==> inputs of run D <==
Design alu_top, start of the top module:
module alu_top(clk, a, b, op, out, carry_out, over_flow, zero);
input clk;
input [31:0] a, b;
input [2:0] op;
output reg [31:0] out;
output reg carry_out, over_flow, zero;
reg [31:0] a_r, b_r;
reg [2:0] op_r;
wire [31:0] alu_out;
wire alu_carry_out, alu_over_flow, alu_zero;
ALU alu_core(a_r, b_r, op_r, alu_out, alu_carry_out, alu_over_flow, alu_zero);
always @(posedge clk) begin
	a_r <= a;
	b_r <= b;
	op_r <= op;
	out <= alu_out;
	carry_out <= alu_carry_out;
	over_flow <= alu_over_flow;
	zero <= alu_zero;
end
endmodule
clock: 12.4 ns
lec_check: 0
abc_area: 1
cap_margin: 20
core_margin: 2
core_utilization: 68
cts_cluster_diameter: 218
cts_cluster_size: 72
place_density_lb_addon: 0.14
setup_slack_margin: -0.72
slew_margin: 20
run.sh (not shown) runs the stock make flow with config.mk's settings and CLKGATE_MAP_FILE=.
==> run C: changes against run D <==
==> flow/config.mk (replaced) <==
export PLATFORM = sky130hd
export DESIGN_NAME = alu_top
export DESIGN_NICKNAME = alu_top
export VERILOG_FILES = /design/flow/design.v
export SDC_FILE = /design/flow/constraint.sdc
export NUM_CORES = 4
export LEC_CHECK = 0
export CAP_MARGIN = 20
export CORE_MARGIN = 2
export CORE_UTILIZATION = 70
export CTS_CLUSTER_DIAMETER = 100
export SETUP_SLACK_MARGIN = 1.0
export SLEW_MARGIN = 20
==> flow/constraint.sdc (replaced) <==
create_clock -name core_clock -period 7.16 [get_ports {clk}]
set_input_delay 1.4320 -clock core_clock [delete_from_list [all_inputs] [get_ports {clk}]]
set_output_delay 1.4320 -clock core_clock [all_outputs]
set_load 0.01 [all_outputs]
==> comparison <==
- Run D finished with setup timing left. Run C failed in 5_1_grt, error GRT-0232.
- Against run C, the synthesized cell count of run D is larger by about 8%.
- Against run C, the die area of run D is lower by 0.54%.
- Against run C, the area after synthesis of run D is lower by 3.4%.
==> figures <==
item                                                                                 run C            run D
Run status                                                       aborted with a tool error  failed layout checks
Failing step                                                                       5_1_grt                -
Reasons for failing layout checks                                                        -     setup timing
Cell Type Count                                                                         60               28
Portion of the post-synthesis area used by sequential elements                       34.1%            35.3%
Effective utilization at floorplan                                                   71.4%            69.3%
Area fraction in full adders, half adders and majority gates                         24.1%            24.9%
Chip area line of the yosys report                                                6170 µm²         5960 µm²
# resized after CTS                                                                     13                4
Proportion of netlist area held by the largest area contributor                      34.1%            35.3%
Horizontal die dimension                                                           97.9 µm          97.6 µm
Portion of netlist area occupied by mux cells                                        3.61%               0%

* * *

==> v13 <==
alu_top again, from the RTL that the note above started with.
Settings: LEC_CHECK=0, CAP_MARGIN=20, CORE_MARGIN=2, CORE_UTILIZATION=72, CTS_CLUSTER_DIAMETER=256, CTS_CLUSTER_SIZE=99, PLACE_DENSITY=0.79, SLEW_MARGIN=20, TNS_END_PERCENT=10; clock period 7.18 ns.
==> v2 (differences from v13) <==
CORE_UTILIZATION = 40   (was 72)
CTS_CLUSTER_DIAMETER = unset   (was 256)
CTS_CLUSTER_SIZE = unset   (was 99)
PLACE_DENSITY = unset   (was 0.79)
TNS_END_PERCENT = unset   (was 10)
==> flow/constraint.sdc (replaced) <==
create_clock -name core_clock -period 14.5 [get_ports {clk}]
set_input_delay 2.9000 -clock core_clock [delete_from_list [all_inputs] [get_ports {clk}]]
set_output_delay 2.9000 -clock core_clock [all_outputs]
set_load 0.01 [all_outputs]
==> v15 (differences from v13) <==
CORE_ASPECT_RATIO = 0.5   (was unset)
CORE_UTILIZATION = 40   (was 72)
CTS_CLUSTER_DIAMETER = 305   (was 256)
CTS_CLUSTER_SIZE = 98   (was 99)
PLACE_DENSITY = 0.42   (was 0.79)
==> flow/constraint.sdc (replaced) <==
create_clock -name core_clock -period 14.5 [get_ports {clk}]
set_input_delay 2.9000 -clock core_clock [delete_from_list [all_inputs] [get_ports {clk}]]
set_output_delay 2.9000 -clock core_clock [all_outputs]
set_load 0.01 [all_outputs]
==> v8 (differences from v13) <==
CORE_UTILIZATION = 61   (was 72)
CTS_CLUSTER_DIAMETER = unset   (was 256)
CTS_CLUSTER_SIZE = unset   (was 99)
PLACE_DENSITY = unset   (was 0.79)
TNS_END_PERCENT = unset   (was 10)
==> flow/constraint.sdc (replaced) <==
create_clock -name core_clock -period 7.16 [get_ports {clk}]
set_input_delay 1.4320 -clock core_clock [delete_from_list [all_inputs] [get_ports {clk}]]
set_output_delay 1.4320 -clock core_clock [all_outputs]
set_load 0.01 [all_outputs]
==> comparison <==
v13 aborted during clock tree synthesis (4_1_cts), error DPL-0033. v15 completed with no timing, DRC or antenna violations. v8 reached the layout checks and failed them: setup timing. v2 passed the timing, design-rule and antenna checks.
Register-to-register slack, lowest first: v8, v15, v2.
Non-clock buffer count: v8 > v15 > v2.
Of v8 and v2, v8 has the higher via count (gap about 11%, measured against v2).
Between v15 and v2, the lower critical path depth is in v2 (gap 1).
Count of clock-buffer cells in the layout: v15 is lower than v2 (2).
Core utilization: v8 is higher than v15 (33 points).
Cell area: v2 < v15 < v8.
